**flow/run.sh**
```bash
#!/bin/bash
# the make line also repeats each setting of config.mk as NAME=value (left out here)
make -C /OpenROAD-flow-scripts/flow DESIGN_CONFIG=/design/flow/config.mk WORK_HOME=/design/flow/orfs CLKGATE_MAP_FILE= finish
```
**flow/config.mk**
```make
export PLATFORM = sky130hd
export DESIGN_NAME = RSA_TOP
export DESIGN_NICKNAME = RSA_TOP
export VERILOG_FILES = /design/flow/design.v
export SDC_FILE = /design/flow/constraint.sdc
export NUM_CORES = 4
export LEC_CHECK = 0
export CAP_MARGIN = 0
export CORE_ASPECT_RATIO = 0.5
export CORE_MARGIN = 10
export CORE_UTILIZATION = 67
export CTS_CLUSTER_DIAMETER = 285
export CTS_CLUSTER_SIZE = 99
export GPL_ROUTABILITY_DRIVEN = 0
export HOLD_SLACK_MARGIN = 0.26
export SLEW_MARGIN = 5
export TNS_END_PERCENT = 5
```
**flow/constraint.sdc**
```tcl
create_clock -name core_clock -period 90.0 [get_ports {clk}]
set_input_delay 18.0000 -clock core_clock [delete_from_list [all_inputs] [get_ports {clk}]]
set_output_delay 18.0000 -clock core_clock [all_outputs]
set_load 0.01 [all_outputs]
```
**flow/design.v**
```verilog
module RSA_IP #(parameter WIDTH = 3) (
    IN_P, IN_Q, IN_E,
    OUT_N, OUT_D 
);
input  [WIDTH-1:0]   IN_P, IN_Q;
input  [WIDTH*2-1:0] IN_E;
output [WIDTH*2-1:0] OUT_N, OUT_D;
genvar k ; 
assign OUT_N = IN_P * IN_Q ;
wire [WIDTH*2-2:0] phi_N ;
assign phi_N = (IN_P - 1) * (IN_Q - 1) ;
wire        [WIDTH*2-2:0] r        [0:2*WIDTH-1] ;
wire signed [WIDTH*2-1:0] t        [0:2*WIDTH-1] ;
wire        [4:0]         quotient [0:2*WIDTH-1] ;
assign r[0] = phi_N ;
assign t[0] = 0 ;
assign quotient[0] = 0 ;
assign r[1] = IN_E ;
assign t[1] = 1 ;
assign quotient[1] = 0 ;
generate
	for (k=2 ; k< (2*WIDTH) ; k=k+1) begin : gen_d_level
		assign quotient[k] = r[k-2]  /  r[k-1] ; 
		assign t[k] = (r[k-1] ==1)? t[k-1]         : t[k-2]  - quotient[k] * t[k-1] ;
		assign r[k] = (r[k-1] ==1)? 1 				: r[k-2]  - quotient[k] * r[k-1] ;
	end
endgenerate
assign OUT_D =(t[(2*WIDTH)-1] > 0 ) ? t[(2*WIDTH)-1] : t[(2*WIDTH)-1] + phi_N; 
endmodule
module RSA_TOP (
    clk, rst_n, in_valid,
    in_p, in_q, in_e, in_c,
    out_valid, out_m
);
input clk, rst_n, in_valid;
input [3:0] in_p, in_q;
input [7:0] in_e, in_c;
output reg out_valid;
output reg [7:0] out_m;
parameter WIDTH = 4 ;
parameter ST_IN = 0 ;
parameter ST_OUT = 1 ;  
reg current_state  ;
reg next_state  ;
reg  [WIDTH*2-1:0] c_text , c_wait_1 ;
reg  [WIDTH-1  :0] get_p, get_q ;
reg  [WIDTH*2-1:0] get_e ;
reg  [WIDTH*2-1:0] decrypted_text  ;
reg  [WIDTH*2-1:0] decrypted_text_wait_1  ;
wire [WIDTH*2-1:0] OUT_D, OUT_N ;
reg  [WIDTH*2-1:0] private_D , private_N ;
reg  [2:0] count_number ;
reg  [2:0] count_out ; 
integer i  ;
reg count_1 ;
always@(posedge clk, negedge rst_n)
begin
	if(!rst_n)
		begin
			count_1 <= 'd0 ;
		end
	else if (current_state == ST_IN)
		begin
			if (in_valid) begin
				if(count_1 !=1) 
					count_1 <= count_1 + 'd1 ;
			end
		end
	else
		count_1 <= 'd0 ;
end	
reg [2:0] count_8 ;
always@(posedge clk, negedge rst_n)
begin
	if(!rst_n)
		begin
			count_8 <= 'd0 ;
		end
	else if (current_state == ST_IN)
		begin
			if (in_valid) begin
				count_8 <= count_8 + 'd1 ;
			end
		end
	else if (current_state == ST_OUT)
		begin
			count_8 <= count_8 + 'd1 ;
		end
	else
		count_8 <= 'd0 ;
end
always@(posedge clk, negedge rst_n)
begin
	if(!rst_n)
		begin
			get_e <='d0;
			get_p <='d0;
			get_q <='d0;
		end
	else 
		begin
			if (count_1 == 0)
				begin
					get_e <= in_e ;
					get_p <= in_p ;
					get_q <= in_q ;
				end
		end	
end
always@(posedge clk, negedge rst_n)
begin
	if(!rst_n)
		begin
				c_text <= 'd0;
		end
	else if (current_state == ST_IN)
		begin
			if(in_valid ) 
				c_text <= in_c;
		end
end
always@ (posedge clk , negedge rst_n )begin
	if (!rst_n )begin
		c_wait_1 <= 'd0 ;
	end else begin
		c_wait_1 <= c_text ;
	end
end
always@(posedge clk, negedge rst_n)
begin
	if(!rst_n)begin
			private_D <= 'd0;
			private_N <= 'd0;
	end
	else if (current_state == ST_IN)begin
			if (count_1 == 1)begin
				private_D <= OUT_D;
				private_N <= OUT_N;
			end
	end
end
RSA_IP #(.WIDTH(WIDTH)) U0 ( .IN_P(get_p) , .IN_Q(get_q) , .IN_E(get_e) , .OUT_N (OUT_N) , .OUT_D (OUT_D) )  ; 
wire [WIDTH*2-1:0] a0 , a1  ;
wire [WIDTH*4-1:0] a0_square ;
assign a0 = c_wait_1 % private_N ;	 
assign a0_square = a0*a0 ;  
assign a1 = (a0_square)  % private_N ;	 
reg [WIDTH*2-1:0] pipe_a0 , pipe_a1 ;
always@(posedge clk , negedge rst_n)begin
	if (!rst_n)begin
		pipe_a0    <= 'd0 ;
		pipe_a1    <= 'd0 ;
	end else begin
		pipe_a0 <= a0 ;
		pipe_a1 <= a1 ;
	end
end
wire [WIDTH*2-1:0] a0_a1_value ; 
reg [WIDTH*2-1:0] tmp_1_to_2 ;
wire [WIDTH*2-1:0] a2, a3 ;
wire [WIDTH*4-1:0] pipe_a1_square  ;
wire [WIDTH*4-1:0] a2_square   ;
wire [WIDTH*4-1:0] pipe_a0_mult_a1 ;
assign pipe_a1_square  = (pipe_a1 * pipe_a1) ;
assign pipe_a0_mult_a1 = (pipe_a0 * pipe_a1) ; 
assign a2_square   = (a2      * a2 ) ; 
assign a0_a1_value = (pipe_a0_mult_a1  ) % private_N ; 
assign a2          = (pipe_a1_square   ) % private_N ;
assign a3      = (a2_square    ) % private_N ; 
always@(*)begin
	if (private_D[0] == 1  && private_D[1] == 1)begin
		tmp_1_to_2 = a0_a1_value ;
	end else if (private_D[0] == 1  && private_D[1] == 0)begin
		tmp_1_to_2 = pipe_a0 ;
	end else if (private_D[0] == 0  && private_D[1] == 1)begin
		tmp_1_to_2 = pipe_a1 ;
	end else begin   
		tmp_1_to_2 = 0 ;
	end
end
reg [WIDTH*2-1:0] pipe_a3 , pipe_tmp1 , pipe_a2;
always@(posedge clk , negedge rst_n)begin
	if (!rst_n)begin
		pipe_a3    <= 'd0 ;
		pipe_tmp1  <= 'd0 ;
		pipe_a2    <= 'd0 ;
	end else begin
		pipe_tmp1  <= tmp_1_to_2 ;
		pipe_a3    <= a3 ;
		pipe_a2    <= a2 ; 
	end
end
reg [WIDTH*2-1:0] tmp_2_to_3 ;
wire [WIDTH*2-1:0] a4, a5 ;
wire [WIDTH*4-1:0] pipe_a3_square  ;
wire [WIDTH*4-1:0] tmp_a4_square   ;
assign pipe_a3_square  = (pipe_a3 * pipe_a3 ) ;
assign tmp_a4_square   = (a4  * a4  ) ;
assign a4 = (pipe_a3_square )%private_N ; 
assign a5 = (tmp_a4_square  )%private_N ;
wire [WIDTH*4-1:0] pipe_a2_a3 ;
assign pipe_a2_a3 = pipe_a2 * pipe_a3 ; 
wire [WIDTH*2-1:0] a2_a3_value ;
assign a2_a3_value = pipe_a2_a3% private_N ; 
always@(*)begin
	if (private_D[2] == 1  && private_D[3] == 1)begin
		tmp_2_to_3 = a2_a3_value ;
	end else if (private_D[2] == 1  && private_D[3] == 0)begin
		tmp_2_to_3 = pipe_a2 ;
	end else if (private_D[2] == 0  && private_D[3] == 1)begin
		tmp_2_to_3 = pipe_a3 ;
	end else begin   
		tmp_2_to_3 = 0 ;
	end
end
reg [WIDTH*2-1:0] pipe_a5 , pipe_tmp2_0 , pipe_a4 , pipe_tmp2_1 ;
reg in_valid_3 ; 
always@(posedge clk , negedge rst_n)begin
	if (!rst_n)begin
		pipe_a5        <= 'd0 ;
		pipe_a4        <= 'd0 ;
		pipe_tmp2_0    <= 'd0 ;
		pipe_tmp2_1    <= 'd0 ;
	end else begin
		pipe_a5      <= a5 ;
		pipe_a4      <= a4 ;
		pipe_tmp2_0  <= pipe_tmp1 ; 
		pipe_tmp2_1  <= tmp_2_to_3 ; 
	end
end
reg [WIDTH*2-1:0] tmp_3_to_4_0 , tmp_3_to_4_1 ;
wire [WIDTH*2-1:0] a6 ;
wire [WIDTH*4-1:0] pipe_a5_square ;
assign pipe_a5_square = (pipe_a5 * pipe_a5 ) ;
assign a6     = (pipe_a5_square)%private_N ; 
wire [WIDTH*4-1:0] pipe_a4_a5 ;
assign pipe_a4_a5  = pipe_a4 * pipe_a5 ; 
wire [WIDTH*2-1:0] a4_a5_value ;
assign a4_a5_value = pipe_a4_a5 % private_N ; 
wire [WIDTH*4-1:0] pipe_tmp0_tmp1 ;
assign pipe_tmp0_tmp1 = pipe_tmp2_0 * pipe_tmp2_1 ; 
wire [WIDTH*2-1:0] tmp0_tmp1_value ;
assign tmp0_tmp1_value = pipe_tmp0_tmp1 % private_N ; 
always@(*)begin    
	if (private_D[4] == 1  && private_D[5] == 1)begin
		tmp_3_to_4_0 = a4_a5_value ;
	end else if (private_D[4] == 1  && private_D[5] == 0)begin
		tmp_3_to_4_0 = pipe_a4 ;
	end else if (private_D[4] == 0  && private_D[5] == 1)begin
		tmp_3_to_4_0 = pipe_a5 ;
	end else begin   
		tmp_3_to_4_0 = 0 ;
	end
end
always@(*)begin
	if (pipe_tmp2_0 == 0  && pipe_tmp2_1 == 0)begin
		tmp_3_to_4_1 = 0 ;
	end else if (pipe_tmp2_0 == 0 ) begin
		tmp_3_to_4_1 = pipe_tmp2_1 ;
	end else if (pipe_tmp2_1 == 0)begin
		tmp_3_to_4_1 = pipe_tmp2_0 ;
	end else begin  
		tmp_3_to_4_1 = tmp0_tmp1_value ;
	end
end
reg [WIDTH*2-1:0] pipe_a6 , pipe_tmp3_0 , pipe_tmp3_1 ;
always@(posedge clk , negedge rst_n)begin
	if (!rst_n)begin
		pipe_a6	     <= 'd0 ;
		pipe_tmp3_0  <= 'd0 ;
	 	pipe_tmp3_1  <= 'd0 ; 
	end else begin
		pipe_a6	      <= a6 ;
		pipe_tmp3_0   <= tmp_3_to_4_0 ; 
		pipe_tmp3_1   <= tmp_3_to_4_1 ; 
	end
end
reg [WIDTH*2-1:0] tmp_4_to_5 ; 
wire [WIDTH*4-1:0] pipe_tmp3_0_tmp3_1 ;
assign pipe_tmp3_0_tmp3_1 = pipe_tmp3_0 * pipe_tmp3_1 ;
wire [WIDTH*2-1:0] tmp3_0_tmp3_1_value ;
assign  tmp3_0_tmp3_1_value = pipe_tmp3_0_tmp3_1 % private_N ; 
always@(*)begin
	if (pipe_tmp3_0 == 0  && pipe_tmp3_1 == 0)begin
		tmp_4_to_5 = 0 ;
	end else if (pipe_tmp3_0 == 0 ) begin
		tmp_4_to_5 = pipe_tmp3_1 ;
	end else if (pipe_tmp3_1 == 0)begin
		tmp_4_to_5 = pipe_tmp3_0 ;
	end else begin  
		tmp_4_to_5 = tmp3_0_tmp3_1_value ;
	end
end
reg [WIDTH*2-1:0] pipe_tmp5_0, pipe_tmp5_1 ;
always@(posedge clk , negedge rst_n)begin
	if (!rst_n)begin
		pipe_tmp5_0 <= 'd0 ;
		pipe_tmp5_1 <= 'd0 ;
	end else begin
		pipe_tmp5_0 <= pipe_a6 ;
		pipe_tmp5_1 <= tmp_4_to_5 ; 
	end
end
reg [WIDTH*2-1:0] tmp_5_to_6 ; 
wire [WIDTH*4-1:0] pipe_tmp5_0_tmp5_1 ;
assign pipe_tmp5_0_tmp5_1 = pipe_tmp5_0 * pipe_tmp5_1 ;
wire [WIDTH*2-1:0] tmp5_0_tmp5_1_value ;
assign tmp5_0_tmp5_1_value = pipe_tmp5_0_tmp5_1 % private_N ; 
always@(*)begin
	if (private_D[6] == 0  && pipe_tmp5_1 == 0)begin
		tmp_5_to_6 = 0 ;
	end else if (private_D[6] == 0 ) begin
		tmp_5_to_6 = pipe_tmp5_1 ;
	end else if (pipe_tmp5_1 == 0)begin
		tmp_5_to_6 = pipe_tmp5_0 ;
	end else begin  
		tmp_5_to_6 = tmp5_0_tmp5_1_value ;
	end
end
always@(posedge clk , negedge rst_n)begin
	if (!rst_n)begin
		decrypted_text <= 'd0 ;
	end else begin
		decrypted_text <= tmp_5_to_6 ; 
	end
end
always@(posedge clk , negedge rst_n)
begin
	if(!rst_n)
		begin
			out_valid <= 'd0; 
			out_m     <= 'd0; 
		end
	else if (current_state == ST_OUT)
		begin
			out_valid <= 'd1 ;
			out_m	  <= decrypted_text ;
		end
	else 
		begin
			out_valid <= 'd0 ;
			out_m	  <= 'd0 ;
		end
end
always@ (posedge clk , negedge rst_n)
begin
	if (!rst_n ) begin
		current_state <= ST_IN ;
	end else begin
		current_state <= next_state ;
	end
end
always@(*)begin
	case(current_state)
		ST_IN : begin
				if (count_8 == 7 )
					next_state = ST_OUT ; 
				else 
					next_state = ST_IN ; 
		end
		ST_OUT : begin
				if (count_8 == 7)
					next_state = ST_IN ;
				else 
					next_state = ST_OUT ; 
		end
		default : next_state = ST_IN ; 
	endcase
end
endmodule
```
==> Changelog: implementation, run 1 <==
### Changed

- Endpoints failing setup: 0
- Sink of the worst hold path: pipe_tmp5_0[5]$_DFF_PN0_
- Die Span Y: 302 um
- R2r startpoint: get_q[0]$_DFFE_PN0N_
- Worst Path Buf+Inv: 25
- Initial antenna violation count: 8
- Insertion Delay late pin: 580 ps
- Post-layout period usage: 93.6%
- Number of CTS-inserted buffers: 25
- Cell taking the most area after synthesis: ha_1
- AO/OA Area Share: 23.9%
- Area fraction in full adders, half adders and majority gates: 33.2%
- Synth flops: 180
- Post-route ant nets: 0
- Post-Route WL: 281 mm
- Fin. max-slew vios: 0
- Max FO, Critical Path: 19
- Syn-to-layout area delta: 3.44%
- Longest Clk Path Bufs: 3
- Cell depth of the worst min-delay path: 0
- Count leader, synth: ha_1
- Grt ovf: 0
- DRC violation count after routing: 0
- Worst hold-check path type: reg -> reg
- Global-route wire length before repair: 467 mm
- Worst r2r dst: private_D[1]$_DFFE_PN0P_
- Number of endpoints with negative hold slack in the final report: 0
- Clock tree sinks: 180
- Result of the run: timing/DRC/antenna clean
- Worst Setup SP: get_q[0]$_DFFE_PN0N_
- Clock tree root driver cell: clkbuf_16
- Post-synthesis simple-gate area fraction: 21.9%
- Global-route track usage on met1: 40.6%
- Maximum level of the CTS H-tree: 4
- GRT met2 Usage: 53.1%
- Number of maximum-capacitance violations: 0
- DR WL/cell: 17.7 um
- Fillers: 13,640
- Chip area: 176,000 um^2
- Worst setup EP type: flop
- Core area: 158,000 um^2
- Data required time of the worst path: 90,440 ps
- Placed cell areas: 109,000 um^2
- Number of instances in the synthesized netlist: 13,935
- DP HPWL: 223 mm
- Worst Reg2Reg Path Length in Cells: 381
- Clock-pin slew of the registers on the worst-case setup and hold paths: 100 ps
- Iteration-0 DRC count of the detailed router: 6,460
- Share of the core filled by cells before placement: 67.4%
- Synth Area in XOR/XNOR: 6.01%
- Setup Skew: 42.0 ps
- Cell occurring most often along the worst timing path: ha_1
- Largest net degree at the start of global routing: 85
- Worst path arrival time: 84,700 ps
- Normalized max-slew margin: 16.9%
- Top area contributor share: 23.2%
- Synthesized chip area reported by yosys: 106,000 um^2
- Worst R2R Setup Slack: 5740 ps
- Final-stage net count: 16,312
- Syn Std Cell Area: 106,000 um^2
- Total number of vias: 100,746
- Startpoint type of the worst setup path: flop
- Grt met3 use: 3.79%
- Max stage delay on crit path: 670 ps
- TritonCTS clock tree: done
- Transition time of the tightest slew-check pin: 1250 ps
- Post-synth ARST share: 100%
- IO Count: 36
- Start-to-end type of the worst setup path: reg -> reg
- Cell count in the Yosys report: 13,935
- Capture point of the worst path: private_D[1]$_DFFE_PN0P_
- Quantity of hold-fixing buffers added after cts: 0
- Multiplexer share of the synthesized area: 5.60%
- Global-route usage over all layers: 30.8%
- Worst Hold Launch: pipe_a6[5]$_DFF_PN0_
- Vias in the first global route: 96,503
- Critical Path Stages: 381
- Post-Place Setup Slack: 3980 ps
- Commonest cells post-synth: 1,973 x ha_1, 1,307 x nand2_1, 1,149 x nor2_1
- Number of OpenROAD warnings: 73
- Fmax achieved: 0.0119 GHz
- PortBufs: 34
- Vias per cell: 6.34
- Main logic family after synthesis: adder cells
- Final design instance area without fill: 110,000 um^2
- Area contributors post-synth: ha_1 23%, fa_1 9.9%, o21a_1 5.9%
- Flip-flops with a built-in enable: 0
- Hold WS: 352 ps
- Average size of a mapped cell: 7.63 um^2
- Site row count: 103
- Routing layer with the top usage in global route: met2
- Router iterations before antenna repair: 9
- Main synth FF type: dfrtp_1
- Final critical delay including setup and external delays: 84,260 ps
- Cell with the largest stage delay on the worst path: or4b_2
- Largest delay share family, worst path: AND-OR/OR-AND gates
- Fraction of the yosys area taken by sequential cells: 4.23%
- Final worst slack: 5740 ps
- Overall die width: 583 um
- Synth warn: 2
- Setup TNS: 0 ps
- Synth cell types: 139
-- cell type report --
| cell class | instances | area [um^2] | area share [%] |
|---|---|---|---|
| well taps | 2100 | 2630 | 2.39 |
| clock inverters | 8 | 121 | 0.110 |
| flip-flops and latches | 180 | 4510 | 4.10 |
| multi-input cells | 12311 | 96500 | 87.7 |
| repair buffers | 166 | 1400 | 1.27 |
| diodes | 2 | 5.00 | 0.00455 |
| inverters | 1101 | 4190 | 3.81 |
| clock buffers | 25 | 626 | 0.569 |
-- metal layers --
| layer | routed length, um | part of all wire, % |
|---|---|---|
| met3 | 16800 | 6.0 |
| met4 | 8480 | 3.0 |
| met5 | 54 | 0.019 |
| met2 | 129000 | 46 |
| met1 | 127000 | 45 |
-- timing repair --
item,4_1_cts,5_1_grt
gates resized,0,28
endpoints found under the hold margin,0,0
endpoints found under the setup margin,0,23
setup buffers,0,13
-- per-stage QoR --
stage / cells / util [%]
2_1_floorplan: 13939 / -
3_3_place_gp: 15845 / 69.1
3_5_place_dp: 15845 / 69.1
4_1_cts: 15878 / 69.6
5_1_grt: 15892 / 69.7
6_report: 15893 / 69.8
==> inputs of run 2 (changes only) <==
- CAP_MARGIN: 0 -> 20
- CORE_ASPECT_RATIO: 0.5 -> 0.89
- CORE_UTILIZATION: 67 -> 58
- CTS_CLUSTER_DIAMETER: 285 -> 333
- CTS_CLUSTER_SIZE: 99 -> 100
- GPL_ROUTABILITY_DRIVEN: 0 -> default
- GPL_TIMING_DRIVEN: default -> 1
- HOLD_SLACK_MARGIN: 0.26 -> default
- MAX_ROUTING_LAYER: default -> met5
- MIN_ROUTING_LAYER: default -> met1
- TNS_END_PERCENT: 5 -> 75
- clock period: 90.0 -> 120.0 ns (I/O delays scaled with it)
==> run 2 against run 1 <==
Sequential cell count stayed put; maximum frequency shrank 7.2%; wire length up 6.3%; highest routed layer unchanged; via count about the same; count of clock-buffer cells in the layout decreased by 6; global-route usage down 2.0 points; cell count up 1.9%; critical path type unchanged.
==> Changelog: implementation, run 2 <==
### Changed

- Die Span Y: 424 um (was 302 um)
- Chip area: 201,000 um^2 (was 176,000 um^2)
- Syn Std Cell Area: 106,000 um^2 (unchanged)
- Top area contributor share: 23.2% (unchanged)
- Fin. max-slew vios: 0 (unchanged)
- Worst Path Buf+Inv: 20 (was 25)
- Endpoints failing setup: 0 (unchanged)
- Start-to-end type of the worst setup path: reg -> reg (unchanged)
- Number of setup buffers added after CTS: 0 (unchanged)
- Worst Setup SP: get_q[0]$_DFFE_PN0N_ (unchanged)
- Transition time of the tightest slew-check pin: 1050 ps (was 1250 ps)
- Setup repair after global routing missed its margin: false
- Initial antenna violation count: 8 (unchanged)
- Largest delay share family, worst path: AND-OR/OR-AND gates (unchanged)
- DP HPWL: 238 mm (was 223 mm)
- Hold WS: 341 ps (was 352 ps)
- Post-placement cell count: 16,150 (was 15,845)
- Site row count: 148 (was 103)
- AO/OA Area Share: 23.9% (unchanged)
- PortBufs: 34 (unchanged)
- Count leader, synth: ha_1 (unchanged)
- Router iterations before antenna repair: 6 (was 9)
- Cell occurring most often along the worst timing path: ha_1 (unchanged)
- Max FO, Critical Path: 19 (unchanged)
- Vias per cell: 6.22 (was 6.34)
- Max stage delay on crit path: 790 ps (was 670 ps)
- Cell taking the most area after synthesis: ha_1 (unchanged)
- Vias in the first global route: 97,536 (was 96,503)
- DR WL/cell: 18.5 um (was 17.7 um)
- Main logic family after synthesis: adder cells (unchanged)
- Cell with the largest stage delay on the worst path: a311oi_1 (was or4b_2)
- Number of endpoints with negative hold slack in the final report: 0 (unchanged)
- Worst R2R Setup Slack: 29,190 ps (was 5740 ps)
- Result of the run: timing/DRC/antenna clean (unchanged)
- IO Count: 36 (unchanged)
- Flip-flops with a built-in enable: 0 (unchanged)
- Cell depth of the worst min-delay path: 0 (unchanged)
- Worst Hold Launch: pipe_a6[1]$_DFF_PN0_ (was pipe_a6[5]$_DFF_PN0_)
- Finished Layout Cells: 16,188 (was 15,893)
- Final critical delay including setup and external delays: 90,810 ps (was 84,260 ps)
- Placed cell areas: 109,000 um^2 (about the same)
- Average size of a mapped cell: 7.63 um^2 (unchanged)
- RePlAce Congestion: 0.890
- Core area: 183,000 um^2 (was 158,000 um^2)
- Worst path arrival time: 91,200 ps (was 84,700 ps)
- Area fraction in full adders, half adders and majority gates: 33.2% (unchanged)
- Sequential Area: 4510 um^2 (unchanged)
- Cell resize tally after clock tree synthesis: 0 (unchanged)
- Startpoint type of the worst setup path: flop (unchanged)
- Number of OpenROAD warnings: 73 (unchanged)
- Setup Skew: 30.7 ps (was 42.0 ps)
- Final design instance area without fill: 110,000 um^2 (about the same)
- Total number of vias: 100,696 (was 100,746)
- Worst Reg2Reg Path Length in Cells: 374 (was 381)
- Area contributors post-synth: ha_1 23%, fa_1 9.9%, o21a_1 5.9% (unchanged)
- Normalized max-slew margin: 29.8% (was 16.9%)
- Synthesized chip area reported by yosys: 106,000 um^2 (unchanged)
- Final-stage net count: 16,299 (was 16,312)
- Global-route usage over all layers: 28.9% (was 30.8%)
- Synth Area in XOR/XNOR: 6.01% (unchanged)
- TritonCTS clock tree: done (unchanged)
- Worst setup EP type: flop (unchanged)
- Overall die width: 474 um (was 583 um)
- Post-route ant nets: 0 (unchanged)
- Main synth FF type: dfrtp_1 (unchanged)
- R2r startpoint: get_q[0]$_DFFE_PN0N_ (unchanged)
- Synth cell types: 139 (unchanged)
- Insertion Delay late pin: 570 ps (was 580 ps)
- Grt ovf: 0 (unchanged)
- Number of maximum-capacitance violations: 0 (unchanged)
- Clock-pin slew of the registers on the worst-case setup and hold paths: 80 ps (was 100 ps)
- Post-Route WL: 299 mm (was 281 mm)
- Cell count in the Yosys report: 13,935 (unchanged)
- Capture point of the worst path: private_D[6]$_DFFE_PN0P_ (was private_D[1]$_DFFE_PN0P_)
- Iteration-0 DRC count of the detailed router: 6,602 (was 6,460)
- Fmax achieved: 0.0110 GHz (was 0.0119 GHz)
- Quantity of hold-fixing buffers added after cts: 0 (unchanged)
- Post-Place Setup Slack: 30,100 ps (was 3980 ps)
- Post-synth ARST share: 100% (unchanged)
- Data required time of the worst path: 120,390 ps (was 90,440 ps)
- Multiplexer share of the synthesized area: 5.60% (unchanged)
- Post-layout period usage: 75.7% (was 93.6%)
- Sink of the worst hold path: pipe_tmp5_0[1]$_DFF_PN0_ (was pipe_tmp5_0[5]$_DFF_PN0_)
- Global-route wire length before repair: 493 mm (was 467 mm)
- Combinational gate area: 96,400 um^2 (was 96,500 um^2)
- Fillers: 16,745 (was 13,640)
- Share of the core filled by cells before placement: 58.3% (was 67.4%)
- Worst hold-check path type: reg -> reg (unchanged)
- Number of CTS-inserted buffers: 17 (was 25)
- Clock tree root driver cell: clkbuf_16 (unchanged)
- Commonest cells post-synth: 1,973 x ha_1, 1,307 x nand2_1, 1,149 x nor2_1 (unchanged)
- Clock tree sinks: 180 (unchanged)
- DRC violation count after routing: 0 (unchanged)
- Synth warn: 2 (unchanged)
- Setup TNS: 0 ps (unchanged)
- Worst r2r dst: private_D[6]$_DFFE_PN0P_ (was private_D[1]$_DFFE_PN0P_)
- Final worst slack: 29,190 ps (was 5740 ps)
- Critical Path Stages: 374 (was 381)
- Longest Clk Path Bufs: 2 (was 3)
- Number of instances in the synthesized netlist: 13,935 (unchanged)
- Largest net degree at the start of global routing: 73 (was 85)
- Synth flops: 180 (unchanged)
- Syn-to-layout area delta: 3.49% (was 3.44%)
- Maximum level of the CTS H-tree: 4 (unchanged)
- Fraction of the yosys area taken by sequential cells: 4.23% (unchanged)
- Post-synthesis simple-gate area fraction: 21.9% (unchanged)
-- run 2: final cells by class --
type / instances / share of cell area, %
inverters: 1101 / 3.81
multi-input cells: 12311 / 87.6
clock inverters: 13 / 0.152
flip-flops and latches: 180 / 4.10
repair buffers: 161 / 1.21
clock buffers: 19 / 0.393
diodes: 3 / 0.00682
well taps: 2400 / 2.73
-- run 2: layer usage --
layer / GRT usage [%] / wire [um] / up-vias
met2: 47.7 / 135000 / 2237
met4: 7.17 / 7140 / 6
met1: 40.4 / 143000 / 48169
met5: 0 / 42 / -
li1: - / - / 49959
met3: 2.56 / 14300 / 325
-- run 2: through the flow --
stage          util, %
2_1_floorplan        -
3_3_place_gp      59.9
3_5_place_dp      59.9
4_1_cts           60.3
5_1_grt           60.3
6_report          60.3
==> inputs of run 3 (changes only) <==
- ABC_AREA: default -> 1
- CAP_MARGIN: 20 -> 5
- CORE_MARGIN: 10 -> 2
- CORE_UTILIZATION: 58 -> 71
- CTS_CLUSTER_DIAMETER: 333 -> 190
- CTS_CLUSTER_SIZE: 100 -> default
- HOLD_SLACK_MARGIN: default -> -0.1
- MAX_ROUTING_LAYER: met5 -> met4
- SETUP_SLACK_MARGIN: default -> 5.0
- clock period: 120.0 -> 61.5 ns (I/O delays scaled with it)
==> run 3 against run 2 <==
The flow now stops in 5_1_grt; synthesized area fell by 0.95%; die area fell by 25%; synthesized cell count rose by 13%.
==> Changelog: implementation, run 3 <==
### Implementation results

- Clock tree root driver cell: clkbuf_16 (unchanged)
- Cell taking the most area after synthesis: ha_1 (unchanged)
- Top area contributor share: 23.4% (was 23.2%)
- Die Span Y: 367 um (was 424 um)
- Flip-flops with a built-in enable: 0 (unchanged)
- Longest Clk Path Bufs: 2 (unchanged)
- Maximum level of the CTS H-tree: 4 (unchanged)
- RePlAce Congestion: 0.959 (was 0.890)
- Cell count in the Yosys report: 15,802 (was 13,935)
- Synth warn: 2 (unchanged)
- Area fraction in full adders, half adders and majority gates: 33.4% (was 33.2%)
- Count leader, synth: nand2_1 (was ha_1)
- Synth flops: 180 (unchanged)
- Multiplexer share of the synthesized area: 0.167% (was 5.60%)
- Average size of a mapped cell: 6.67 um^2 (was 7.63 um^2)
- Main logic family after synthesis: adder cells (unchanged)
- Synthesized chip area reported by yosys: 105,000 um^2 (was 106,000 um^2)
- Post-synthesis simple-gate area fraction: 23.7% (was 21.9%)
- Core area: 148,000 um^2 (was 183,000 um^2)
- Post-placement cell count: 18,003 (was 16,150)
- AO/OA Area Share: 17.0% (was 23.9%)
- Synth Area in XOR/XNOR: 10.6% (was 6.01%)
- Clock tree sinks: 180 (unchanged)
- Chip area: 151,000 um^2 (was 201,000 um^2)
- Number of instances in the synthesized netlist: 15,802 (was 13,935)
- Result of the run: did not finish (was timing/DRC/antenna clean)
- DP HPWL: 232 mm (was 238 mm)
- Fraction of the yosys area taken by sequential cells: 4.28% (was 4.23%)
- Stage at which the flow ended: 5_1_grt
- Main synth FF type: dfrtp_1 (unchanged)
- Number of CTS-inserted buffers: 17 (unchanged)
- Site row count: 133 (was 148)
- Overall die width: 412 um (was 474 um)
- Post-synth ARST share: 100% (unchanged)
- Area contributors post-synth: ha_1 23%, nand2_1 12%, fa_1 10% (was ha_1 23%, fa_1 9.9%, o21a_1 5.9%)
- Synth cell types: 81 (was 139)
- Syn Std Cell Area: 105,000 um^2 (was 106,000 um^2)
- PortBufs: 34 (unchanged)
- Quantity of hold-fixing buffers added after cts: 0 (unchanged)
- Share of the core filled by cells before placement: 71.4% (was 58.3%)
- Commonest cells post-synth: 3,451 x nand2_1, 2,585 x inv_1, 1,973 x ha_1 (was 1,973 x ha_1, 1,307 x nand2_1, 1,149 x nor2_1)
- IO Count: 36 (unchanged)
==> run 3: metrics by stage <==
| stage | setup slack (ps) | area, um^2 | TNS (ps) | util [%] | hold WS [ps] |
|---|---|---|---|---|---|
| floorplan | -840 | 107000 | -5640 | - | 331 |
| global placement | -456 | 112000 | -2970 | 75.9 | 338 |
| detailed placement | -2480 | 112000 | -47490 | 75.9 | 341 |
| CTS | -165 | 116000 | -1750 | 78.4 | 357 |
==> run 3: timing repair <==
item,CTS
gates resized,329
setup buffers,215
pin swaps,359
gates cloned,5
endpoints found under the setup margin,23
==> inputs of run 4 (changes only) <==
- ABC_AREA: 1 -> 0
- CAP_MARGIN: 5 -> 20
- CELL_PAD_IN_SITES_GLOBAL_PLACEMENT: default -> 0
- CORE_ASPECT_RATIO: 0.89 -> default
- CORE_UTILIZATION: 71 -> 65
- CTS_CLUSTER_DIAMETER: 190 -> default
- GPL_TIMING_DRIVEN: 1 -> 0
- HOLD_SLACK_MARGIN: -0.1 -> default
- MAX_ROUTING_LAYER: met4 -> met5
- PLACE_DENSITY_LB_ADDON: default -> 0.05
- SLEW_MARGIN: 5 -> 20
- TNS_END_PERCENT: 75 -> 5
- clock period: 61.5 -> 59.5 ns (I/O delays scaled with it)
==> run 4 against run 3 <==
The layout now fails its checks (negative setup slack); die area increased by 10%; synthesized area rose by 0.96%; synthesized cell count shrank 12%.
==> Changelog: implementation, run 4 <==
### Changed

- Result of the run: complete, but fails checks (was did not finish)
- Failed layout checks: negative setup slack
- Router iterations before antenna repair: 9
- Post-Route WL: 311 mm
- PortBufs: 34 (unchanged)
- Top area contributor share: 23.2% (was 23.4%)
- Setup repair after global routing missed its margin: true
- Largest delay share family, worst path: AND-OR/OR-AND gates
- Worst hold-check path type: reg -> reg
- Worst Path Buf+Inv: 46
- Area fraction in full adders, half adders and majority gates: 33.2% (was 33.4%)
- Site row count: 148 (was 133)
- Transition time of the tightest slew-check pin: 1240 ps
- Max stage delay on crit path: 620 ps
- Synth flops: 180 (unchanged)
- Post-synthesis simple-gate area fraction: 21.9% (was 23.7%)
- Final-stage net count: 17,013
- Die Span Y: 409 um (was 367 um)
- Syn Std Cell Area: 106,000 um^2 (was 105,000 um^2)
- Fraction of the yosys area taken by sequential cells: 4.23% (was 4.28%)
- Fillers: 13,067
- Combinational gate area: 100,000 um^2
- Number of endpoints with negative hold slack in the final report: 0
- Worst R2R Setup Slack: -16,370 ps
- Capture point of the worst path: private_D[6]$_DFFE_PN0P_
- Worst Reg2Reg Path Length in Cells: 403
- Iteration-0 DRC count of the detailed router: 7,620
- Worst Hold Launch: pipe_tmp1[3]$_DFF_PN0_
- Synth cell types: 139 (was 81)
- Data required time of the worst path: 59,930 ps
- Global-route usage over all layers: 35.8%
- Endpoints failing setup: 23
- Number of maximum-capacitance violations: 0
- Sink of the worst hold path: pipe_tmp2_0[3]$_DFF_PN0_
- Max FO, Critical Path: 10
- Commonest cells post-synth: 1,973 x ha_1, 1,307 x nand2_1, 1,149 x nor2_1 (was 3,451 x nand2_1, 2,585 x inv_1, 1,973 x ha_1)
- DRC violation count after routing: 0
- Number of OpenROAD warnings: 74
- Number of instances in the synthesized netlist: 13,935 (was 15,802)
- R2r startpoint: get_p[2]$_DFFE_PN0N_
- Number of CTS-inserted buffers: 17 (unchanged)
- Start-to-end type of the worst setup path: reg -> reg
- Maximum level of the CTS H-tree: 4 (unchanged)
- Clock tree sinks: 180 (unchanged)
- Global-route wire length before repair: 507 mm
- Worst r2r dst: private_D[6]$_DFFE_PN0P_
- IO Count: 36 (unchanged)
- Total number of vias: 106,478
- Worst path arrival time: 76,300 ps
- Post-synth ARST share: 100% (unchanged)
- Post-Place Setup Slack: -25,800 ps (was -2480 ps)
- DR WL/cell: 18.7 um
- Share of the core filled by cells before placement: 65.4% (was 71.4%)
- Cell with the largest stage delay on the worst path: fa_1
- Synthesized chip area reported by yosys: 106,000 um^2 (was 105,000 um^2)
- Worst Setup SP: get_p[2]$_DFFE_PN0N_
- Clock-pin slew of the registers on the worst-case setup and hold paths: 90 ps
- Flip-flops with a built-in enable: 0 (unchanged)
- Initial antenna violation count: 14
- Insertion Delay late pin: 570 ps
- Area contributors post-synth: ha_1 23%, fa_1 9.9%, o21a_1 5.9% (was ha_1 23%, nand2_1 12%, fa_1 10%)
- Startpoint type of the worst setup path: flop
- Synth warn: 2 (unchanged)
- Final critical delay including setup and external delays: 75,870 ps
- Count leader, synth: ha_1 (was nand2_1)
- Clock tree root driver cell: clkbuf_16 (unchanged)
- Fmax achieved: 0.0132 GHz
- Cell taking the most area after synthesis: ha_1 (unchanged)
- Post-layout period usage: 128%
- Vias per cell: 6.38
- Average size of a mapped cell: 7.63 um^2 (was 6.67 um^2)
- Final design instance area without fill: 119,000 um^2
- RePlAce Congestion: 0.928 (was 0.959)
- Final worst slack: -16,370 ps
- Largest net degree at the start of global routing: 84
- Vias in the first global route: 104,197
- Main logic family after synthesis: adder cells (unchanged)
- Multiplexer share of the synthesized area: 5.60% (was 0.167%)
- Chip area: 167,000 um^2 (was 151,000 um^2)
- Core area: 163,000 um^2 (was 148,000 um^2)
- Critical Path Stages: 403
- Cell count in the Yosys report: 13,935 (was 15,802)
- Normalized max-slew margin: 17.5%
- Sequential Area: 4520 um^2
- Synth Area in XOR/XNOR: 6.01% (was 10.6%)
- Setup Skew: 33.3 ps
- Worst setup EP type: flop
- Syn-to-layout area delta: 11.7%
- AO/OA Area Share: 23.9% (was 17.0%)
- Longest Clk Path Bufs: 2 (unchanged)
- DP HPWL: 237 mm (was 232 mm)
- Post-route ant nets: 0
- Cell depth of the worst min-delay path: 0
- Cell occurring most often along the worst timing path: o21a_1
- Placed cell areas: 111,000 um^2 (was 112,000 um^2)
- Hold WS: 352 ps
- Grt ovf: 0
- TritonCTS clock tree: done
- Fin. max-slew vios: 0
- Main synth FF type: dfrtp_1 (unchanged)
- Overall die width: 409 um (was 412 um)
## run 4: metal layers
layer  wire, um  part of all wire, %  track usage (%)
met5         27               0.0087                0
met4      13600                  4.4             14.7
met3      20800                  6.7             4.58
met2     144000                   46             60.6
met1     133000                   43             46.0
## run 4: repair_timing
item / CTS / global route
gates resized: 469 / 482
hold buffers: 0 / 0
setup buffers: 254 / 206
setup endpoints to repair: 31 / 31
pin swaps: 222 / 385
## run 4: stage by stage
step / cells / utilization, % / setup TNS (ps)
global placement: 16148 / 67.7 / -642370
finish: 16678 / 73.1 / -322290
global route: 16675 / 73.1 / -430000
detailed placement: 16181 / 68.2 / -576980
floorplan: 13939 / - / -296550
CTS: 16467 / 71.0 / -344900
## run 4: final cells by class
| class | instances | area share, % |
|---|---|---|
| Antenna cell | 4 | 0.00843 |
| Buffer | 347 | 1.72 |
| Clock buffer | 18 | 0.370 |
| Clock inverter | 14 | 0.135 |
| Inverter | 1101 | 3.53 |
| Multi-Input combinational cell | 12311 | 84.2 |
| Sequential cell | 180 | 3.81 |
| Tap cell | 2175 | 2.29 |
| Timing Repair Buffer | 528 | 3.96 |
==> inputs of run 5 (changes only) <==
- ABC_AREA: 0 -> default
- CELL_PAD_IN_SITES_DETAIL_PLACEMENT: default -> 0
- CELL_PAD_IN_SITES_GLOBAL_PLACEMENT: 0 -> 3
- CORE_ASPECT_RATIO: default -> 0.86
- CORE_MARGIN: 2 -> 4
- CORE_UTILIZATION: 65 -> 41
- GPL_ROUTABILITY_DRIVEN: default -> 0
- MAX_ROUTING_LAYER: met5 -> default
- MIN_ROUTING_LAYER: met1 -> met2
- PLACE_DENSITY_LB_ADDON: 0.05 -> 0.01
- SETUP_SLACK_MARGIN: 5.0 -> default
- SLEW_MARGIN: 20 -> 5
- TNS_END_PERCENT: 5 -> default
- clock period: 59.5 -> 52.1 ns (I/O delays scaled with it)
==> run 5 against run 4 <==
The layout still fails its checks (negative setup slack); sequential share of layout area down 0.44 points; global-route usage is 4.0 points higher; highest routed layer unchanged; non-clock buffer count grew 1160; utilization down 21 points; critical path depth fell by 11; sequential cell count unchanged; register-to-register slack worse by 6800 ps.
==> Changelog: implementation, run 5 <==
### Changed

- Final design instance area without fill: 135,000 um^2 (was 119,000 um^2)
- Insertion Delay late pin: 630 ps (was 570 ps)
- Start-to-end type of the worst setup path: reg -> reg (unchanged)
- Global-route usage over all layers: 39.8% (was 35.8%)
- Clock-pin slew of the registers on the worst-case setup and hold paths: 80 ps (was 90 ps)
- Cell with the largest stage delay on the worst path: fa_1 (unchanged)
- Normalized max-slew margin: 12.2% (was 17.5%)
- Setup repair after global routing missed its margin: true (unchanged)
- Area fraction in full adders, half adders and majority gates: 33.2% (unchanged)
- Worst hold-check path type: reg -> reg (unchanged)
- Longest Clk Path Bufs: 3 (was 2)
- Post-layout period usage: 145% (was 128%)
- Worst r2r dst: private_D[6]$_DFFE_PN0P_ (unchanged)
- Main logic family after synthesis: adder cells (unchanged)
- Worst Hold Launch: pipe_tmp1[1]$_DFF_PN0_ (was pipe_tmp1[3]$_DFF_PN0_)
- TritonCTS clock tree: done (unchanged)
- Synthesized chip area reported by yosys: 106,000 um^2 (unchanged)
- Placed cell areas: 114,000 um^2 (was 111,000 um^2)
- Core occupancy in the finished layout: 52.1% (was 73.1%)
- Router iterations before antenna repair: 54 (was 9)
- IO Count: 36 (unchanged)
- Fmax achieved: 0.0133 GHz (was 0.0132 GHz)
- Synth flops: 180 (unchanged)
- Failed layout checks: negative setup slack (unchanged)
- Syn-to-layout area delta: 26.6% (was 11.7%)
- Site row count: 173 (was 148)
- Largest delay share family, worst path: AND-OR/OR-AND gates (unchanged)
- Iteration-0 DRC count of the detailed router: 23,921 (was 7,620)
- Capture point of the worst path: private_D[6]$_DFFE_PN0P_ (unchanged)
- Cell depth of the worst min-delay path: 0 (unchanged)
- Core area: 258,000 um^2 (was 163,000 um^2)
- Synth Area in XOR/XNOR: 6.01% (unchanged)
- Critical Path Stages: 392 (was 403)
- DR WL/cell: 19.7 um (was 18.7 um)
- Data required time of the worst path: 52,560 ps (was 59,930 ps)
- Commonest cells post-synth: 1,973 x ha_1, 1,307 x nand2_1, 1,149 x nor2_1 (unchanged)
- Worst R2R Setup Slack: -23,210 ps (was -16,370 ps)
- Multiplexer share of the synthesized area: 5.60% (unchanged)
- Vias in the first global route: 163,458 (was 104,197)
- Worst Setup SP: get_p[0]$_DFFE_PN0N_ (was get_p[2]$_DFFE_PN0N_)
- Number of maximum-capacitance violations: 0 (unchanged)
- Initial antenna violation count: 5 (was 14)
- Average size of a mapped cell: 7.63 um^2 (unchanged)
- Combinational gate area: 104,000 um^2 (was 100,000 um^2)
- Global-route wire length before repair: 576 mm (was 507 mm)
- Fin. max-slew vios: 0 (unchanged)
- Total number of vias: 152,557 (was 106,478)
- Setup Skew: 37.7 ps (was 33.3 ps)
- Final worst slack: -23,210 ps (was -16,370 ps)
- Grt ovf: 0 (unchanged)
- Vias per cell: 7.98 (was 6.38)
- Synth cell types: 139 (unchanged)
- Clock tree root driver cell: clkbuf_16 (unchanged)
- Quantity of hold-fixing buffers added after cts: 0 (unchanged)
- Top area contributor share: 23.2% (unchanged)
- Cell occurring most often along the worst timing path: o21a_1 (unchanged)
- Number of CTS-inserted buffers: 25 (was 17)
- DP HPWL: 264 mm (was 237 mm)
- Synth warn: 2 (unchanged)
- Fillers: 24,401 (was 13,067)
- Startpoint type of the worst setup path: flop (unchanged)
- Cell count in the Yosys report: 13,935 (unchanged)
- Max FO, Critical Path: 9 (was 10)
- Share of the core filled by cells before placement: 41.2% (was 65.4%)
- Worst setup EP type: flop (unchanged)
- Syn Std Cell Area: 106,000 um^2 (unchanged)
- Endpoints failing setup: 23 (unchanged)
- Number of OpenROAD warnings: 74 (unchanged)
- Max stage delay on crit path: 590 ps (was 620 ps)
- Largest net degree at the start of global routing: 81 (was 84)
- Result of the run: complete, but fails checks (unchanged)
- Sink of the worst hold path: pipe_tmp2_0[1]$_DFF_PN0_ (was pipe_tmp2_0[3]$_DFF_PN0_)
- Post-Route WL: 378 mm (was 311 mm)
- Number of endpoints with negative hold slack in the final report: 0 (unchanged)
- Die Span Y: 480 um (was 409 um)
- Worst Path Buf+Inv: 40 (was 46)
- Transition time of the tightest slew-check pin: 1310 ps (was 1240 ps)
- Clock tree sinks: 180 (unchanged)
- Count leader, synth: ha_1 (unchanged)
- Overall die width: 557 um (was 409 um)
- Flip-flops with a built-in enable: 0 (unchanged)
- PortBufs: 34 (unchanged)
- Main synth FF type: dfrtp_1 (unchanged)
- Final-stage net count: 18,184 (was 17,013)
- Area contributors post-synth: ha_1 23%, fa_1 9.9%, o21a_1 5.9% (unchanged)
- Post-synth ARST share: 100% (unchanged)
- Chip area: 268,000 um^2 (was 167,000 um^2)
- Post-route ant nets: 0 (unchanged)
- Post-synthesis simple-gate area fraction: 21.9% (unchanged)
- Sequential Area: 4530 um^2 (was 4520 um^2)
- Worst path arrival time: 75,770 ps (was 76,300 ps)
- AO/OA Area Share: 23.9% (unchanged)
- Final critical delay including setup and external delays: 75,310 ps (was 75,870 ps)
- Fraction of the yosys area taken by sequential cells: 4.23% (unchanged)
- DRC violation count after routing: 0 (unchanged)
- R2r startpoint: get_p[0]$_DFFE_PN0N_ (was get_p[2]$_DFFE_PN0N_)
- Number of instances in the synthesized netlist: 13,935 (unchanged)
- Worst Reg2Reg Path Length in Cells: 392 (was 403)
- Maximum level of the CTS H-tree: 4 (unchanged)
- Hold WS: 351 ps (was 352 ps)
- Cell taking the most area after synthesis: ha_1 (unchanged)
## run 5: layout make-up
cell class                      count  share of cell area [%]
Clock buffer                       27                   0.485
Multi-Input combinational cell  12311                    77.6
Sequential cell                   180                    3.36
Clock inverter                      5                  0.0743
Antenna cell                       52                  0.0966
Tap cell                         3412                    3.17
Buffer                            333                    1.80
Timing Repair Buffer             1702                    10.3
Timing Repair inverter              3                  0.0204
Inverter                         1101                    3.15
## run 5: metal layers
metal	track usage, %	up-vias	wire [um]
met3	57.1	4300	159000
met1	-	54569	0
li1	-	53207	-
met4	5.88	148	31800
met2	44.7	40333	182000
met5	18.1	-	4510
## run 5: timing repair
item                        CTS  global route
gates resized               883           708
pin swaps                   746           875
setup endpoints to repair    31            31
cloned                        5             8
setup buffers              1206           424
## run 5: metrics by stage
stage / setup TNS, ps / cells / setup slack (ps)
after CTS: -408790 / 18657 / -21620
after floorplan: -380130 / 13939 / -18620
final: -398250 / 19126 / -23210
after global placement: -857650 / 17385 / -37990
after detailed placement: -688310 / 17425 / -31870
after global routing: -463170 / 19085 / -25660
==> inputs of run 6 (changes only) <==
- CELL_PAD_IN_SITES_DETAIL_PLACEMENT: 0 -> default
- CELL_PAD_IN_SITES_GLOBAL_PLACEMENT: 3 -> default
- CORE_ASPECT_RATIO: 0.86 -> 0.5
- CORE_MARGIN: 4 -> 10
- CORE_UTILIZATION: 41 -> 58
- CTS_CLUSTER_DIAMETER: default -> 189
- CTS_CLUSTER_SIZE: default -> 100
- GPL_TIMING_DRIVEN: 0 -> 1
- HOLD_SLACK_MARGIN: default -> 0.28
- MAX_ROUTING_LAYER: default -> met5
- MIN_ROUTING_LAYER: met2 -> met1
- PLACE_DENSITY_LB_ADDON: 0.01 -> default
- TNS_END_PERCENT: default -> 5
- clock period: 52.1 -> 120.0 ns (I/O delays scaled with it)
==> run 6 against run 5 <==
Largest cell class unchanged; critical endpoint is now private_D[0]$_DFFE_PN0P_; sequential share of layout area up 0.73 points; sequential cell count did not move; design area decreased by 18%; cell count shrank 15%; critical path type unchanged; the run now finishes clean; critical path depth shrank 14; synthesized area unchanged.
==> Changelog: implementation, run 6 <==
### Changed

- Result of the run: timing/DRC/antenna clean (was complete, but fails checks)
- Number of CTS-inserted buffers: 25 (unchanged)
- Number of OpenROAD warnings: 73 (was 74)
- Max stage delay on crit path: 790 ps (was 590 ps)
- Area contributors post-synth: ha_1 23%, fa_1 9.9%, o21a_1 5.9% (unchanged)
- Data required time of the worst path: 120,480 ps (was 52,560 ps)
- Main synth FF type: dfrtp_1 (unchanged)
- Total number of vias: 99,462 (was 152,557)
- Area fraction in full adders, half adders and majority gates: 33.2% (unchanged)
- Core occupancy in the finished layout: 60.4% (was 52.1%)
- Largest delay share family, worst path: AND-OR/OR-AND gates (unchanged)
- Synthesized chip area reported by yosys: 106,000 um^2 (unchanged)
- Final critical delay including setup and external delays: 89,240 ps (was 75,310 ps)
- Syn Std Cell Area: 106,000 um^2 (unchanged)
- Router iterations before antenna repair: 7 (was 54)
- Share of the core filled by cells before placement: 58.2% (was 41.2%)
- Transition time of the tightest slew-check pin: 1250 ps (was 1310 ps)
- Fillers: 17,032 (was 24,401)
- Global-route wire length before repair: 479 mm (was 576 mm)
- Synth Area in XOR/XNOR: 6.01% (unchanged)
- Syn-to-layout area delta: 3.77% (was 26.6%)
- Post-synthesis simple-gate area fraction: 21.9% (unchanged)
- Vias in the first global route: 94,772 (was 163,458)
- R2r startpoint: get_p[0]$_DFFE_PN0N_ (unchanged)
- DP HPWL: 232 mm (was 264 mm)
- Top area contributor share: 23.2% (unchanged)
- Max FO, Critical Path: 19 (was 9)
- Site row count: 111 (was 173)
- Maximum level of the CTS H-tree: 4 (unchanged)
- Worst setup EP type: flop (unchanged)
- Fraction of the yosys area taken by sequential cells: 4.23% (unchanged)
- Setup TNS: 0 ps (was -398,250 ps)
- Startpoint type of the worst setup path: flop (unchanged)
- Cell with the largest stage delay on the worst path: a311oi_1 (was fa_1)
- PortBufs: 34 (unchanged)
- Endpoints failing setup: 0 (was 23)
- Initial antenna violation count: 13 (was 5)
- Post-layout period usage: 74.4% (was 145%)
- Flip-flops with a built-in enable: 0 (unchanged)
- IO Count: 36 (unchanged)
- Overall die width: 626 um (was 557 um)
- AO/OA Area Share: 23.9% (unchanged)
- Number of endpoints with negative hold slack in the final report: 0 (unchanged)
- Start-to-end type of the worst setup path: reg -> reg (unchanged)
- Number of maximum-capacitance violations: 0 (unchanged)
- Insertion Delay late pin: 570 ps (was 630 ps)
- Die Span Y: 323 um (was 480 um)
- Worst r2r dst: private_D[0]$_DFFE_PN0P_ (was private_D[6]$_DFFE_PN0P_)
- Average size of a mapped cell: 7.63 um^2 (unchanged)
- Cell count in the Yosys report: 13,935 (unchanged)
- Setup Skew: 47.2 ps (was 37.7 ps)
- Worst Setup SP: get_p[0]$_DFFE_PN0N_ (unchanged)
- Placed cell areas: 110,000 um^2 (was 114,000 um^2)
- Number of setup buffers added after CTS: 0 (was 1,206)
- Longest Clk Path Bufs: 3 (unchanged)
- Clock tree sinks: 180 (unchanged)
- Quantity of hold-fixing buffers added after cts: 0 (unchanged)
- Cell depth of the worst min-delay path: 0 (unchanged)
- Worst hold-check path type: reg -> reg (unchanged)
- Cell resize tally after clock tree synthesis: 0 (was 883)
- Post-route ant nets: 0 (unchanged)
- Fmax achieved: 0.0112 GHz (was 0.0133 GHz)
- Grt ovf: 0 (unchanged)
- Setup repair after global routing missed its margin: false (was true)
- Hold WS: 353 ps (was 351 ps)
- Post-synth ARST share: 100% (unchanged)
- Final design instance area without fill: 110,000 um^2 (was 135,000 um^2)
- Worst Hold Launch: pipe_tmp1[2]$_DFF_PN0_ (was pipe_tmp1[1]$_DFF_PN0_)
- Global-route usage over all layers: 27.9% (was 39.8%)
- Clock-pin slew of the registers on the worst-case setup and hold paths: 90 ps (was 80 ps)
- Number of instances in the synthesized netlist: 13,935 (unchanged)
- Synth cell types: 139 (unchanged)
- DRC violation count after routing: 0 (unchanged)
- Cell taking the most area after synthesis: ha_1 (unchanged)
- Chip area: 202,000 um^2 (was 268,000 um^2)
- Vias per cell: 6.13 (was 7.98)
- Clock tree root driver cell: clkbuf_16 (unchanged)
- TritonCTS clock tree: done (unchanged)
- Cell occurring most often along the worst timing path: ha_1 (was o21a_1)
- Worst R2R Setup Slack: 30,770 ps (was -23,210 ps)
- Sink of the worst hold path: pipe_tmp2_0[2]$_DFF_PN0_ (was pipe_tmp2_0[1]$_DFF_PN0_)
- Critical Path Stages: 378 (was 392)
- Iteration-0 DRC count of the detailed router: 6,397 (was 23,921)
- Post-Route WL: 290 mm (was 378 mm)
- Capture point of the worst path: private_D[0]$_DFFE_PN0P_ (was private_D[6]$_DFFE_PN0P_)
- Worst Reg2Reg Path Length in Cells: 378 (was 392)
- Multiplexer share of the synthesized area: 5.60% (unchanged)
- Count leader, synth: ha_1 (unchanged)
- Worst path arrival time: 89,710 ps (was 75,770 ps)
- Largest net degree at the start of global routing: 75 (was 81)
- Synth warn: 2 (unchanged)
- Worst Path Buf+Inv: 25 (was 40)
- Final-stage net count: 16,317 (was 18,184)
- Main logic family after synthesis: adder cells (unchanged)
- Core area: 183,000 um^2 (was 258,000 um^2)
- Fin. max-slew vios: 0 (unchanged)
- Normalized max-slew margin: 16.5% (was 12.2%)
- DR WL/cell: 17.9 um (was 19.7 um)
- Commonest cells post-synth: 1,973 x ha_1, 1,307 x nand2_1, 1,149 x nor2_1 (unchanged)
- Synth flops: 180 (unchanged)
[run 6: layout make-up]
| cell class | instances | area [um^2] | area share [%] |
|---|---|---|---|
| Multi-Input combinational cell | 12311 | 96400 | 87.4 |
| Sequential cell | 180 | 4510 | 4.09 |
| Inverter | 1101 | 4190 | 3.80 |
| Tap cell | 2429 | 3040 | 2.75 |
| Timing Repair Buffer | 171 | 1430 | 1.29 |
| Clock buffer | 25 | 626 | 0.567 |
| Clock inverter | 8 | 121 | 0.110 |
| Antenna cell | 4 | 10.0 | 0.00907 |
[run 6: per-layer routing]
layer / routed length, um / GRT usage [%]
met4: 8210 / 7.33
met1: 136000 / 38.2
met3: 14100 / 2.38
met5: 0 / 0
met2: 131000 / 47.4
[run 6: stage by stage]
step	setup WS (ps)	std cells
2_1_floorplan	40320	13939
3_3_place_gp	32220	16187
3_5_place_dp	31360	16187
4_1_cts	30940	16220
5_1_grt	24590	16227
6_report	30770	16229
==> inputs of run 7 (changes only) <==
- CAP_MARGIN: 20 -> 30
- CELL_PAD_IN_SITES_GLOBAL_PLACEMENT: default -> 2
- CORE_ASPECT_RATIO: 0.5 -> default
- CORE_MARGIN: 10 -> 3
- CORE_UTILIZATION: 58 -> 71
- CTS_CLUSTER_DIAMETER: 189 -> default
- CTS_CLUSTER_SIZE: 100 -> 63
- GPL_ROUTABILITY_DRIVEN: 0 -> default
- HOLD_SLACK_MARGIN: 0.28 -> 0.12
- MAX_ROUTING_LAYER: met5 -> default
- MIN_ROUTING_LAYER: met1 -> met2
- PLACE_DENSITY_LB_ADDON: default -> 0.01
- SLEW_MARGIN: 5 -> 0
- TNS_END_PERCENT: 5 -> default
- clock period: 120.0 -> 80.4 ns (I/O delays scaled with it)
==> run 7 against run 6 <==
The run now fails in 3_1_place_gp_skip_io; synthesized area is the same; die area is 24% lower; synthesized cell count unchanged.
==> Changelog: implementation, run 7 <==
### Implementation results

- Share of the core filled by cells before placement: 71.8% (was 58.2%)
- Flip-flops with a built-in enable: 0 (unchanged)
- Synth Area in XOR/XNOR: 6.01% (unchanged)
- Main synth FF type: dfrtp_1 (unchanged)
- Cell taking the most area after synthesis: ha_1 (unchanged)
- Syn Std Cell Area: 106,000 um^2 (unchanged)
- Count leader, synth: ha_1 (unchanged)
- Overall die width: 393 um (was 626 um)
- Synthesized chip area reported by yosys: 106,000 um^2 (unchanged)
- Multiplexer share of the synthesized area: 5.60% (unchanged)
- AO/OA Area Share: 23.9% (unchanged)
- Core area: 148,000 um^2 (was 183,000 um^2)
- Run Error: [ERROR FLW-0024] Place density exceeds 1.0 (current PLACE_DENSITY_LB_ADDON =  0.01). Please check if the value of  PLACE_DENSITY_LB_ADDON is between 0 and 0.99.
- Chip area: 154,000 um^2 (was 202,000 um^2)
- Synth flops: 180 (unchanged)
- Area fraction in full adders, half adders and majority gates: 33.2% (unchanged)
- Main logic family after synthesis: adder cells (unchanged)
- Top area contributor share: 23.2% (unchanged)
- Fraction of the yosys area taken by sequential cells: 4.23% (unchanged)
- Post-synth ARST share: 100% (unchanged)
- Average size of a mapped cell: 7.63 um^2 (unchanged)
- Cell count in the Yosys report: 13,935 (unchanged)
- Site row count: 141 (was 111)
- Commonest cells post-synth: 1,973 x ha_1, 1,307 x nand2_1, 1,149 x nor2_1 (unchanged)
- Post-synthesis simple-gate area fraction: 21.9% (unchanged)
- Result of the run: did not finish (was timing/DRC/antenna clean)
- Synth warn: 2 (unchanged)
- Stage at which the flow ended: 3_1_place_gp_skip_io
- Number of instances in the synthesized netlist: 13,935 (unchanged)
- Area contributors post-synth: ha_1 23%, fa_1 9.9%, o21a_1 5.9% (unchanged)
- Die Span Y: 393 um (was 323 um)
- Synth cell types: 139 (unchanged)
==> inputs of run 8 (changes only) <==
- ABC_AREA: default -> 1
- CAP_MARGIN: 30 -> 20
- CELL_PAD_IN_SITES_GLOBAL_PLACEMENT: 2 -> default
- CORE_MARGIN: 3 -> 2
- CORE_UTILIZATION: 71 -> 64
- CTS_CLUSTER_SIZE: 63 -> 98
- GPL_TIMING_DRIVEN: 1 -> default
- HOLD_SLACK_MARGIN: 0.12 -> default
- MIN_ROUTING_LAYER: met2 -> default
- PLACE_DENSITY_LB_ADDON: 0.01 -> default
- SLEW_MARGIN: 0 -> 20
- clock period: 80.4 -> 59.4 ns (I/O delays scaled with it)
==> run 8 against run 7 <==
Now fails the layout checks on negative setup slack; die area increased by 8.7%; synthesized area decreased by 0.95%; synthesized cell count rose by 13%.
==> Changelog: implementation, run 8 <==
### Changed

- Max stage delay on crit path: 580 ps
- Final worst slack: -4510 ps
- Start-to-end type of the worst setup path: reg -> reg
- Main logic family after synthesis: adder cells (unchanged)
- Clock tree sinks: 180
- TritonCTS clock tree: done
- Global-route wire length before repair: 488 mm
- Chip area: 168,000 um^2 (was 154,000 um^2)
- Setup repair after global routing missed its margin: true
- Number of instances in the synthesized netlist: 15,802 (was 13,935)
- Setup Skew: 20.4 ps
- Cell count in the Yosys report: 15,802 (was 13,935)
- Syn-to-layout area delta: 15.7%
- Worst setup EP type: flop
- Worst R2R Setup Slack: -4510 ps
- Site row count: 148 (was 141)
- Worst Setup SP: get_p[1]$_DFFE_PN0N_
- Count leader, synth: nand2_1 (was ha_1)
- Die Span Y: 410 um (was 393 um)
- Number of CTS-inserted buffers: 17
- Share of the core filled by cells before placement: 64.6% (was 71.8%)
- Global-route usage over all layers: 34.1%
- Synth cell types: 81 (was 139)
- Total number of vias: 106,878
- Core occupancy in the finished layout: 74.7%
- Syn Std Cell Area: 105,000 um^2 (was 106,000 um^2)
- Critical Path Stages: 405
- Multiplexer share of the synthesized area: 0.167% (was 5.60%)
- Worst Path Buf+Inv: 70
- Max FO, Critical Path: 8
- Largest delay share family, worst path: adder cells
- Largest net degree at the start of global routing: 72
- PortBufs: 34
- Grt ovf: 0
- Cell occurring most often along the worst timing path: nand2_2
- Placed cell areas: 115,000 um^2
- Fraction of the yosys area taken by sequential cells: 4.28% (was 4.23%)
- Cell depth of the worst min-delay path: 0
- Fmax achieved: 0.0156 GHz
- Synth Area in XOR/XNOR: 10.6% (was 6.01%)
- Endpoints failing setup: 7
- Clock-pin slew of the registers on the worst-case setup and hold paths: 100 ps
- Normalized max-slew margin: 27.0%
- Clock tree root driver cell: clkbuf_16
- Area contributors post-synth: ha_1 23%, nand2_1 12%, fa_1 10% (was ha_1 23%, fa_1 9.9%, o21a_1 5.9%)
- Result of the run: complete, but fails checks (was did not finish)
- Commonest cells post-synth: 3,451 x nand2_1, 2,585 x inv_1, 1,973 x ha_1 (was 1,973 x ha_1, 1,307 x nand2_1, 1,149 x nor2_1)
- Worst Reg2Reg Path Length in Cells: 405
- Iteration-0 DRC count of the detailed router: 6,614
- Maximum level of the CTS H-tree: 4
- Finished Layout Cells: 19,081
- Worst r2r dst: private_D[6]$_DFFE_PN0P_
- Combinational gate area: 93,300 um^2
- Flip-flops with a built-in enable: 0 (unchanged)
- DP HPWL: 232 mm
- Final critical delay including setup and external delays: 63,910 ps
- Cell with the largest stage delay on the worst path: fa_1
- Startpoint type of the worst setup path: flop
- Average size of a mapped cell: 6.67 um^2 (was 7.63 um^2)
- Transition time of the tightest slew-check pin: 1080 ps
- Insertion Delay late pin: 570 ps
- Vias in the first global route: 105,180
- Post-placement cell count: 18,657
- Fin. max-slew vios: 0
- Worst Hold Launch: pipe_tmp1[0]$_DFF_PN0_
- Fillers: 12,906
- Setup TNS: -31,200 ps
- Top area contributor share: 23.4% (was 23.2%)
- IO Count: 36
- Number of maximum-capacitance violations: 0
- Post-layout period usage: 108%
- DRC violation count after routing: 0
- Synthesized chip area reported by yosys: 105,000 um^2 (was 106,000 um^2)
- Cell taking the most area after synthesis: ha_1 (unchanged)
- Capture point of the worst path: private_D[6]$_DFFE_PN0P_
- Data required time of the worst path: 59,870 ps
- RePlAce Congestion: 0.932
- Main synth FF type: dfrtp_1 (unchanged)
- Synth warn: 2 (unchanged)
- Router iterations before antenna repair: 7
- Final design instance area without fill: 122,000 um^2
- Area fraction in full adders, half adders and majority gates: 33.4% (was 33.2%)
- Longest Clk Path Bufs: 2
- Initial antenna violation count: 6
- Hold WS: 349 ps
- Sequential Area: 4530 um^2
- AO/OA Area Share: 17.0% (was 23.9%)
- Worst hold-check path type: reg -> reg
- Post-synth ARST share: 100% (unchanged)
- Sink of the worst hold path: pipe_tmp2_0[0]$_DFF_PN0_
- Number of OpenROAD warnings: 76
- R2r startpoint: get_p[1]$_DFFE_PN0N_
- Post-Place Setup Slack: -4590 ps
- Overall die width: 410 um (was 393 um)
- Final-stage net count: 19,415
- Post-Route WL: 298 mm
- Worst path arrival time: 64,390 ps
- Core area: 163,000 um^2 (was 148,000 um^2)
- Vias per cell: 5.60
- Synth flops: 180 (unchanged)
- Failed layout checks: negative setup slack
- Number of endpoints with negative hold slack in the final report: 0
- DR WL/cell: 15.6 um
- Post-synthesis simple-gate area fraction: 23.7% (was 21.9%)
- Post-route ant nets: 0
==> run 8: cell type report <==
| class | count | share of cell area [%] |
|---|---|---|
| antenna | 5 | 0.0103 |
| timing repair buffer | 1375 | 8.67 |
| inverter | 2665 | 8.33 |
| tap | 2175 | 2.23 |
| clock inverter | 15 | 0.170 |
| multi-input combinational | 12648 | 76.5 |
| clock buffer | 17 | 0.349 |
| timing repair inverter | 1 | 0.00513 |
| sequential | 180 | 3.71 |
==> run 8: what timing repair did <==
action,in CTS,in global routing
hold buffers,0,0
buffers inserted,261,123
gates resized,320,464
gates cloned,7,0
setup endpoints to repair,23,23
pin swaps,339,414
==> run 8: metal layers <==
layer	up-vias	track usage [%]	share of wire, %
met5	-	0	0.0087
met4	4	14.5	4.9
met3	822	4.07	5.3
met2	2755	61.0	48
met1	49845	41.1	42
li1	53452	-	-
